==> job 6824 <==
Design Wienerfilter, start of the top module:
module Wienerfilter#(
    parameter WIDTH    = 16,
    parameter COL_NUM  = 128, 
    parameter ROW_NUM  = 2,
    localparam ADDR_DEP  =  COL_NUM * ROW_NUM,
    localparam ADDR_WID  =  $clog2(ADDR_DEP) + 'd1,
    localparam Serial_COL  =  $clog2(COL_NUM) + 'd1,
    localparam Serial_ROW  =  $clog2(ROW_NUM) + 'd1
)
(
input clk,
input rst,
input start,
input [ADDR_WID-1:0]wr_addr,
input ram_wr_en,
input [WIDTH-1:0]ram_data_in,
input  wire[7:0]rd_wiener,
input [1:0]rd_bank,
input      rd_para,
input [Serial_COL-1:0]wr_data_addr,
input ram_wr_data_en,
input [WIDTH-1:0]ram_data_wr_in,
output [WIDTH*2-1:0]DSP_ADD_DATA_o,
output reg[WIDTH*4-1:0]Wiener_data,
output reg Wiener_data_v,
output finish_cal_o,
output wire [WIDTH/2-1:0]ram_data_out_o,
output data_wr_v_o
) ;
localparam INIT      = 0,
           START     = 1, 
           READ_DATA = 2,
           WAIT_READ = 3,
           MULT_CAL  = 4,
           WAIT_CAL  = 5,
           ADD_CAL   = 6,
           DET       = 7, 
           FINISH    = 8;
reg [6:0]STATE;
reg [Serial_COL - 1:0 ]COL_cnt;
reg [Serial_ROW - 1:0 ]ROW_cnt;
reg [ADDR_WID-1:0]rd_ad_para;
reg [ADDR_WID-1:0]rd_addr;
always@(*) begin 
  rd_ad_para = rd_para? {rd_bank,rd_wiener[5:0]}:rd_addr;
end
wire [WIDTH/2-1:0]ram_data_out;
assign ram_data_out_o=ram_data_out;
wire [WIDTH-1:0]ram_data_data_out;
pmi_ram_dp
#(
  .pmi_wr_addr_depth    (ADDR_DEP ),  
  .pmi_wr_addr_width    (ADDR_WID ),  
  .pmi_wr_data_width    (WIDTH/2 ),  
  .pmi_rd_addr_depth    (ADDR_DEP ),  
  .pmi_rd_addr_width    (ADDR_WID ),  
  .pmi_rd_data_width    (WIDTH/2 ),  
  .pmi_regmode          ( "reg" ),  
  .pmi_resetmode        ("async" ),  
  .pmi_family           ("common" )   
) pmi_ram_dp_inst (
  .Data      (ram_data_in ),   
  .WrAddress (wr_addr ),   
  .RdAddress (rd_ad_para), 
  .WrClock   (clk   ),   
  .RdClock   (clk   ),   
  .WrClockEn (1 ),   
  .RdClockEn (1 ),   
  .WE        (ram_wr_en), 
  .Reset     (rst),   
  .Q         (ram_data_out )    
);
pmi_ram_dp
#(
  ...
Settings: LEC_CHECK=0, ABC_AREA=1, CAP_MARGIN=15, CELL_PAD_IN_SITES_GLOBAL_PLACEMENT=2, CORE_ASPECT_RATIO=1.01, CORE_MARGIN=5, CORE_UTILIZATION=59, CTS_CLUSTER_DIAMETER=254, GPL_ROUTABILITY_DRIVEN=0, GPL_TIMING_DRIVEN=0, HOLD_SLACK_MARGIN=-0.01, MAX_ROUTING_LAYER=met4, PLACE_DENSITY_LB_ADDON=0.06, SETUP_SLACK_MARGIN=0.32, SLEW_MARGIN=20, TNS_END_PERCENT=25; clock period 5.53 ns.
run.sh (not shown) runs the stock make flow with config.mk's settings and CLKGATE_MAP_FILE=.
==> job 3164: changes against job 6824 <==
==> flow/config.mk (replaced) <==
export PLATFORM = sky130hd
export DESIGN_NAME = Wienerfilter
export DESIGN_NICKNAME = Wienerfilter
export VERILOG_FILES = /design/flow/design.v
export SDC_FILE = /design/flow/constraint.sdc
export NUM_CORES = 4
export LEC_CHECK = 0
export CAP_MARGIN = 25
export CELL_PAD_IN_SITES_GLOBAL_PLACEMENT = 0
export CORE_MARGIN = 2
export CORE_UTILIZATION = 72
export CTS_CLUSTER_SIZE = 25
export GPL_ROUTABILITY_DRIVEN = 0
export HOLD_SLACK_MARGIN = -0.01
export PLACE_DENSITY_LB_ADDON = 0.0
export SETUP_SLACK_MARGIN = -0.28
export SLEW_MARGIN = 20
export TNS_END_PERCENT = 50
==> flow/constraint.sdc (replaced) <==
create_clock -name core_clock -period 2.91 [get_ports {clk}]
set_input_delay 0.5820 -clock core_clock [delete_from_list [all_inputs] [get_ports {clk}]]
set_output_delay 0.5820 -clock core_clock [all_outputs]
set_load 0.01 [all_outputs]
==> run summary <==
Latest figures from synthesis and place and route.

The run finished, with violations left. The layout checks failed on setup timing. In the post-route analysis, the smallest setup slack over all paths is -1.833 ns. The sum of routed wire length over all layers is about 570000 um. The final report lists the setup-violating endpoint count as around 50. STA lists the startpoint of the worst register-to-register path as pmi_mult_dsp.b_q[6]$_DFF_PP0_. The combinational logic power is approximately 18000 uW. The layout report lists the non-clock buffer share of cell area as 0.06608. The timing report shows the most common cell along the critical path to be sky130_fd_sc_hd__fa_1. The via count of the first global-routing pass is 97390. The clock network contribution to total cell area is 0.06828. The count of routing violations after the opening detailed-route iteration is approximately 19000. The netlist uses about 63 different library cells.

The horizontal die dimension is approximately 490 um. Overall power consumption after layout is estimated at 145600 uW. Setup slack on the worst reg-to-reg path comes out at -1.83 ns.
The numbers above come from job 3164.

==> run summary <==
Latest figures from synthesis and place and route.

The flow ran to the end and the layout has no timing, DRC or antenna violations. The horizontal die dimension reported for this design is approximately 560 um. The fraction of final cell area spent on clock buffers and inverters in this run is 0.06817.

The reg-to-reg setup timing slack is 0.28 ns. The launch point of the critical path is pmi_ram_dp_inst_data.rd_addr_q[0]$_DFF_PP0_. The combinational logic power is 41800 uW. In the final routing, the length of wire on met1 measures 227800 um. The sum of routed wire length over all layers is 695000 um. The via count of the first global-routing pass is 125000. Along the critical path, the tally of buffer and inverter instances is 4.

Looking at the reg2reg group, the worst path starts from pmi_ram_dp_inst_data.rd_addr_q[0]$_DFF_PP0_. The non-clock buffer share of cell area is 0.05075. The count of unique library cells instantiated by Yosys is between 40 and 50. Endpoints with negative setup slack in the final report add up to 0. The count of routing violations after the opening detailed-route iteration is around 24000. The cell seen most often among critical-path stages is sky130_fd_sc_hd__nand3_1. The post-synthesis async set-or-reset flop share is 0.05882. After synthesis, the share of cell area in mux cells is 0.
The numbers above come from job 6824.

Power figures rest on the tool's default switching activity, not on a simulated workload.
